## v2
// fix_audio_ns
module fix_audio_ns(
	output reg ack, 
	output reg overflow, 
	output reg [16-1:0] tx_data, 
	input [16-1:0] rx_data, 
	input [16+16+16+4-1:0] conf, 
	input req, 
	input enable, 
	input rstn, clk 
);
make LEC_CHECK=0 CAP_MARGIN=20 CELL_PAD_IN_SITES_DETAIL_PLACEMENT=1 CORE_ASPECT_RATIO=1.36 CORE_MARGIN=8 CORE_UTILIZATION=27 HOLD_SLACK_MARGIN=0.17 PLACE_DENSITY=0.37 SETUP_SLACK_MARGIN=-2.0 SLEW_MARGIN=5 finish   # period 92.4 ns
run.sh (not shown) runs the stock make flow with config.mk's settings and CLKGATE_MAP_FILE=.
What v52 does differently from v2 at the input level:
==> flow/config.mk <==
export PLATFORM = sky130hd
export DESIGN_NAME = fix_audio_ns
export DESIGN_NICKNAME = fix_audio_ns
export VERILOG_FILES = /design/flow/design.v
export SDC_FILE = /design/flow/constraint.sdc
export NUM_CORES = 4
export LEC_CHECK = 0
export ABC_AREA = 1
export CAP_MARGIN = 20
export CELL_PAD_IN_SITES_DETAIL_PLACEMENT = 1
export CELL_PAD_IN_SITES_GLOBAL_PLACEMENT = 1
export CORE_MARGIN = 2
export CORE_UTILIZATION = 40
export GPL_ROUTABILITY_DRIVEN = 0
export GPL_TIMING_DRIVEN = 0
export SLEW_MARGIN = 25
==> flow/constraint.sdc <==
create_clock -name core_clock -period 90.0 [get_ports {clk}]
set_input_delay 18.0000 -clock core_clock [delete_from_list [all_inputs] [get_ports {clk}]]
set_output_delay 18.0000 -clock core_clock [all_outputs]
set_load 0.01 [all_outputs]
Findings:
[compare] base=v2 new=v52: number of cells in the yosys synthesis report increased by 1477 relative to the old numbers, core outline area dropped 71000 um2, via count moved up. Comparing v52 and v2, critical path depth is higher on v52. When v52 is set beside v2, its final critical-path required period turns out to be 4440 ps smaller. Diff v52..v2 | first-pass iteration count of the detailed router | unchanged. Delta (v52 minus v2): area fraction in full adders, half adders and majority gates down 0.31 points, final non-filler cell area now sits higher.
Inputs modified between v52 and v34:
==> flow/config.mk <==
export PLATFORM = sky130hd
export DESIGN_NAME = fix_audio_ns
export DESIGN_NICKNAME = fix_audio_ns
export VERILOG_FILES = /design/flow/design.v
export SDC_FILE = /design/flow/constraint.sdc
export NUM_CORES = 4
export LEC_CHECK = 0
export ABC_AREA = 1
export CAP_MARGIN = 20
export CORE_MARGIN = 2
export CORE_UTILIZATION = 62
export CTS_CLUSTER_DIAMETER = 275
export CTS_CLUSTER_SIZE = 96
export SLEW_MARGIN = 20
==> flow/constraint.sdc <==
create_clock -name core_clock -period 64.4 [get_ports {clk}]
set_input_delay 12.8800 -clock core_clock [delete_from_list [all_inputs] [get_ports {clk}]]
set_output_delay 12.8800 -clock core_clock [all_outputs]
set_load 0.01 [all_outputs]
Findings:
- From v52 to v34 the numbers moved as follows: total placed cells including tap cells went up 6.1%; post-synthesis share of cell area spent on full adders, half adders and majority gates held.
- Number of post-CTS setup repair buffers of v34 exceeds that of v52 by more than 100%.
- CTS buffer count came out lower on v34 than on v52.
- Width of the die shrinks by more than 10% when moving from v52 to v34.
- v34 vs v52, floorplan die area went down by about 35%.
- Status: v34 FAILED at 5_1_grt (tool error)

---

Starting RTL as in the previous note.
// fix_audio_ns
module fix_audio_ns(
	output reg ack, 
	output reg overflow, 
	output reg [16-1:0] tx_data, 
	input [16-1:0] rx_data, 
	input [16+16+16+4-1:0] conf, 
	input req, 
	input enable, 
	input rstn, clk 
);
reg [5:0] cst;
localparam
	st_error = (53^(53>>1)),
	st_done = (52^(52>>1)),
	st_vol = (51^(51>>1)), st_load_vol = (50^(50>>1)),
	st_vol_idle = (49^(49>>1)),
	st_kal_update_eec = (48^(48>>1)), st_kal_update_load_eec = (47^(47>>1)),
	st_kal_update_es = (46^(46>>1)), st_kal_update_load_es = (45^(45>>1)),
	st_kal_update_k = (44^(44>>1)),
	st_kal_update_k_load = (43^(43>>1)), st_kal_update_k_1 = (42^(42>>1)),
	st_kal_idle = (40^(40>>1)),
	st_lpf_y0 = (38^(38>>1)), st_lpf_a1 = (37^(37>>1)), 
	st_lpf_a6 = (36^(36>>1)), st_lpf_load_a6 = (35^(35>>1)), 
	st_lpf_a5 = (34^(34>>1)), st_lpf_load_a5 = (33^(33>>1)), 
	st_lpf_a4 = (32^(32>>1)), st_lpf_load_a4 = (31^(31>>1)), 
	st_lpf_a3 = (30^(30>>1)), st_lpf_load_a3 = (29^(29>>1)), 
	st_lpf_a2 = (28^(28>>1)), st_lpf_load_a2 = (27^(27>>1)), 
	st_lpf_b6 = (26^(26>>1)), st_lpf_load_b6 = (25^(25>>1)), 
	st_lpf_b5 = (24^(24>>1)), st_lpf_load_b5 = (23^(23>>1)), 
	st_lpf_b4 = (22^(22>>1)), st_lpf_load_b4 = (21^(21>>1)), 
	st_lpf_b3 = (20^(20>>1)), st_lpf_load_b3 = (19^(19>>1)), 
	st_lpf_b2 = (18^(18>>1)), st_lpf_load_b2 = (17^(17>>1)), 
	st_lpf_b1 = (16^(16>>1)), st_lpf_load_b1 = (15^(15>>1)), 
	st_lpf_shift = (14^(14>>1)),
	st_hpf_y0 = (13^(13>>1)),
	st_hpf_a1 = (12^(12>>1)), st_hpf_load_a1 = (11^(11>>1)), 
	st_hpf_a2 = (10^(10>>1)), st_hpf_load_a2 = (09^(09>>1)), 
	st_hpf_b2 = (08^(08>>1)), st_hpf_load_b2 = (07^(07>>1)), 
	st_hpf_b1 = (06^(06>>1)), st_hpf_load_b1 = (05^(05>>1)), 
	st_hpf_shift = (04^(04>>1)),
	st_in_vol = (03^(03>>1)), st_load_in_vol = (02^(02>>1)),
	st_in_vol_idle = (01^(01>>1)),
	st_idle = (00^(00>>1));
wire [1:0] sel_hpf = conf[1:0];
  ...
Settings: LEC_CHECK=0, ABC_AREA=1, CAP_MARGIN=20, CORE_MARGIN=2, CORE_UTILIZATION=17, CTS_CLUSTER_SIZE=18, GPL_TIMING_DRIVEN=0, MAX_ROUTING_LAYER=met4, PLACE_DENSITY_LB_ADDON=0.07, SETUP_SLACK_MARGIN=5.0, SLEW_MARGIN=35, TNS_END_PERCENT=15; clock period 110.0 ns.
Then changed:
Settings changed: CORE_UTILIZATION 17 to 72, GPL_TIMING_DRIVEN 0 to 1, SETUP_SLACK_MARGIN 5.0 to 2.14, TNS_END_PERCENT 15 to 5.
Clock period 110.0 ns to 75.5 ns, I/O delays scaled along.
What happened: Now the flow completed, yet does not pass: negative setup slack; sequential share of layout area goes up by 0.16 points; final cell count fell by about 25%; synthesized cell count stays the same; routed wire length shrinks by about 20%; via count went up by about 17%; die size shrinks by about 80%; non-clock buffer count climbs by 269.
Then changed:
Settings changed: CAP_MARGIN 20 to 5, CTS_CLUSTER_DIAMETER set to 215, CTS_CLUSTER_SIZE 18 to 60, GPL_TIMING_DRIVEN 1 to unset, PLACE_DENSITY_LB_ADDON 0.07 to unset, SETUP_SLACK_MARGIN 2.14 to unset, SLEW_MARGIN 35 to 20, TNS_END_PERCENT 5 to unset.
Clock period 75.5 ns to 68.3 ns, I/O delays scaled along.
Effect: Now the flow did not get past global routing. Synthesized cell count does not change. Die area does not change. Area after synthesis does not change.
Then changed:
Settings changed: ABC_AREA 1 to unset, CAP_MARGIN 5 to 20, CORE_UTILIZATION 72 to 57, CTS_CLUSTER_DIAMETER 215 to unset, CTS_CLUSTER_SIZE 60 to unset, MAX_ROUTING_LAYER met4 to unset.
Clock period 68.3 ns to 47.9 ns, I/O delays scaled along.
Effect: With this change the flow finished but failed the layout checks on negative setup slack. Die area increases by 24%. Area after synthesis decreases by 1.5%. Synthesized cell count drops by 17%.

---

== try-raven ==
Starting RTL as in the previous note.
Design fix_audio_ns, start of the top module:
module fix_audio_ns(
	output reg ack, 
	output reg overflow, 
	output reg [16-1:0] tx_data, 
	input [16-1:0] rx_data, 
	input [16+16+16+4-1:0] conf, 
	input req, 
	input enable, 
	input rstn, clk 
);
clock: 69.3 ns
lec_check: 0
abc_area: 0
cap_margin: 20
cell_pad_in_sites_global_placement: 3
core_margin: 8
core_utilization: 55
cts_cluster_size: 18
gpl_routability_driven: 0
gpl_timing_driven: 0
max_routing_layer: met4
min_routing_layer: met2
place_density_lb_addon: 0.07
slew_margin: 15
tns_end_percent: 15
Tool error FLW-0024 stopped try-raven during 3_1_place_gp_skip_io; no final results.
What try-quartz does differently from try-raven at the input level:
--- a/flow/config.mk
+++ b/flow/config.mk
@@ -8,3 +8,4 @@
-export ABC_AREA = 0
-export CAP_MARGIN = 20
-export CELL_PAD_IN_SITES_GLOBAL_PLACEMENT = 3
+export ABC_AREA = 1
+export CAP_MARGIN = 25
+export CELL_PAD_IN_SITES_GLOBAL_PLACEMENT = 1
+export CORE_ASPECT_RATIO = 1.82
@@ -12,2 +13,2 @@
-export CORE_UTILIZATION = 55
-export CTS_CLUSTER_SIZE = 18
+export CORE_UTILIZATION = 19
+export CTS_CLUSTER_SIZE = 71
==> flow/constraint.sdc <==
create_clock -name core_clock -period 77.5 [get_ports {clk}]
set_input_delay 15.5000 -clock core_clock [delete_from_list [all_inputs] [get_ports {clk}]]
set_output_delay 15.5000 -clock core_clock [all_outputs]
set_load 0.01 [all_outputs]
==> results <==
No stage failed in try-quartz, and the final checks on the layout all came back clean.
Cmp try-quartz vs try-raven: cell area after synthesis higher in try-quartz
Comparing try-raven and try-quartz, the higher area of the core was measured on try-quartz.
Horizontal die dimension went up by more than a quarter going from try-raven to try-quartz.
Modified inputs, try-garnet compared to try-quartz
==> flow/config.mk <==
export PLATFORM = sky130hd
export DESIGN_NAME = fix_audio_ns
export DESIGN_NICKNAME = fix_audio_ns
export VERILOG_FILES = /design/flow/design.v
export SDC_FILE = /design/flow/constraint.sdc
export NUM_CORES = 4
export LEC_CHECK = 0
export ABC_AREA = 1
export CAP_MARGIN = 20
export CORE_MARGIN = 2
export CORE_UTILIZATION = 40
export GPL_TIMING_DRIVEN = 0
export SLEW_MARGIN = 25
==> flow/constraint.sdc <==
create_clock -name core_clock -period 90.0 [get_ports {clk}]
set_input_delay 18.0000 -clock core_clock [delete_from_list [all_inputs] [get_ports {clk}]]
set_output_delay 18.0000 -clock core_clock [all_outputs]
set_load 0.01 [all_outputs]
==> comparison <==
[compare] base=try-quartz new=try-garnet: sequential share of layout area shows an increase of 3.2 points.
| combinational gate area | try-garnet vs try-quartz | 3600 µm² lower |
Comparing try-quartz against try-garnet, there is no change at all in number of remaining DRC errors.
What try-sierra does differently from try-garnet at the input level:
--- a/flow/config.mk
+++ b/flow/config.mk
@@ -8 +7,0 @@
-export ABC_AREA = 1
@@ -11,3 +10,2 @@
-export CORE_UTILIZATION = 40
-export GPL_TIMING_DRIVEN = 0
-export SLEW_MARGIN = 25
+export CORE_UTILIZATION = 42
+export SLEW_MARGIN = 20
==> flow/constraint.sdc <==
create_clock -name core_clock -period 86.2 [get_ports {clk}]
set_input_delay 17.2400 -clock core_clock [delete_from_list [all_inputs] [get_ports {clk}]]
set_output_delay 17.2400 -clock core_clock [all_outputs]
set_load 0.01 [all_outputs]
Findings:
Diff try-garnet..try-sierra | count of maximum capacitance violations | unchanged
Higher routed wire length goes to try-garnet over try-sierra.
Number of placement rows ends up higher on try-garnet.
Modified inputs, try-pepper compared to try-sierra
--- a/flow/config.mk
+++ b/flow/config.mk
@@ -10 +10,5 @@
-export CORE_UTILIZATION = 42
+export CORE_UTILIZATION = 72
+export CTS_CLUSTER_DIAMETER = 231
+export CTS_CLUSTER_SIZE = 61
+export MAX_ROUTING_LAYER = met4
+export SETUP_SLACK_MARGIN = 3.8
==> flow/constraint.sdc <==
create_clock -name core_clock -period 77.0 [get_ports {clk}]
set_input_delay 15.4000 -clock core_clock [delete_from_list [all_inputs] [get_ports {clk}]]
set_output_delay 15.4000 -clock core_clock [all_outputs]
set_load 0.01 [all_outputs]
try-pepper vs. try-sierra: die area went down by about 40%.
Tool error GRT-0232 stopped try-pepper during 5_1_grt; no final results.
[try-pepper] placed cell count fell about 7% relative to try-sierra
try-pepper reports a higher post-detailed-placement cell area than try-sierra does.
Re post-synthesis share of cell area spent on xor and xnor gates: no difference whatsoever between try-pepper and try-sierra.
On sequential area share after synthesis, try-pepper and try-sierra are basically level.
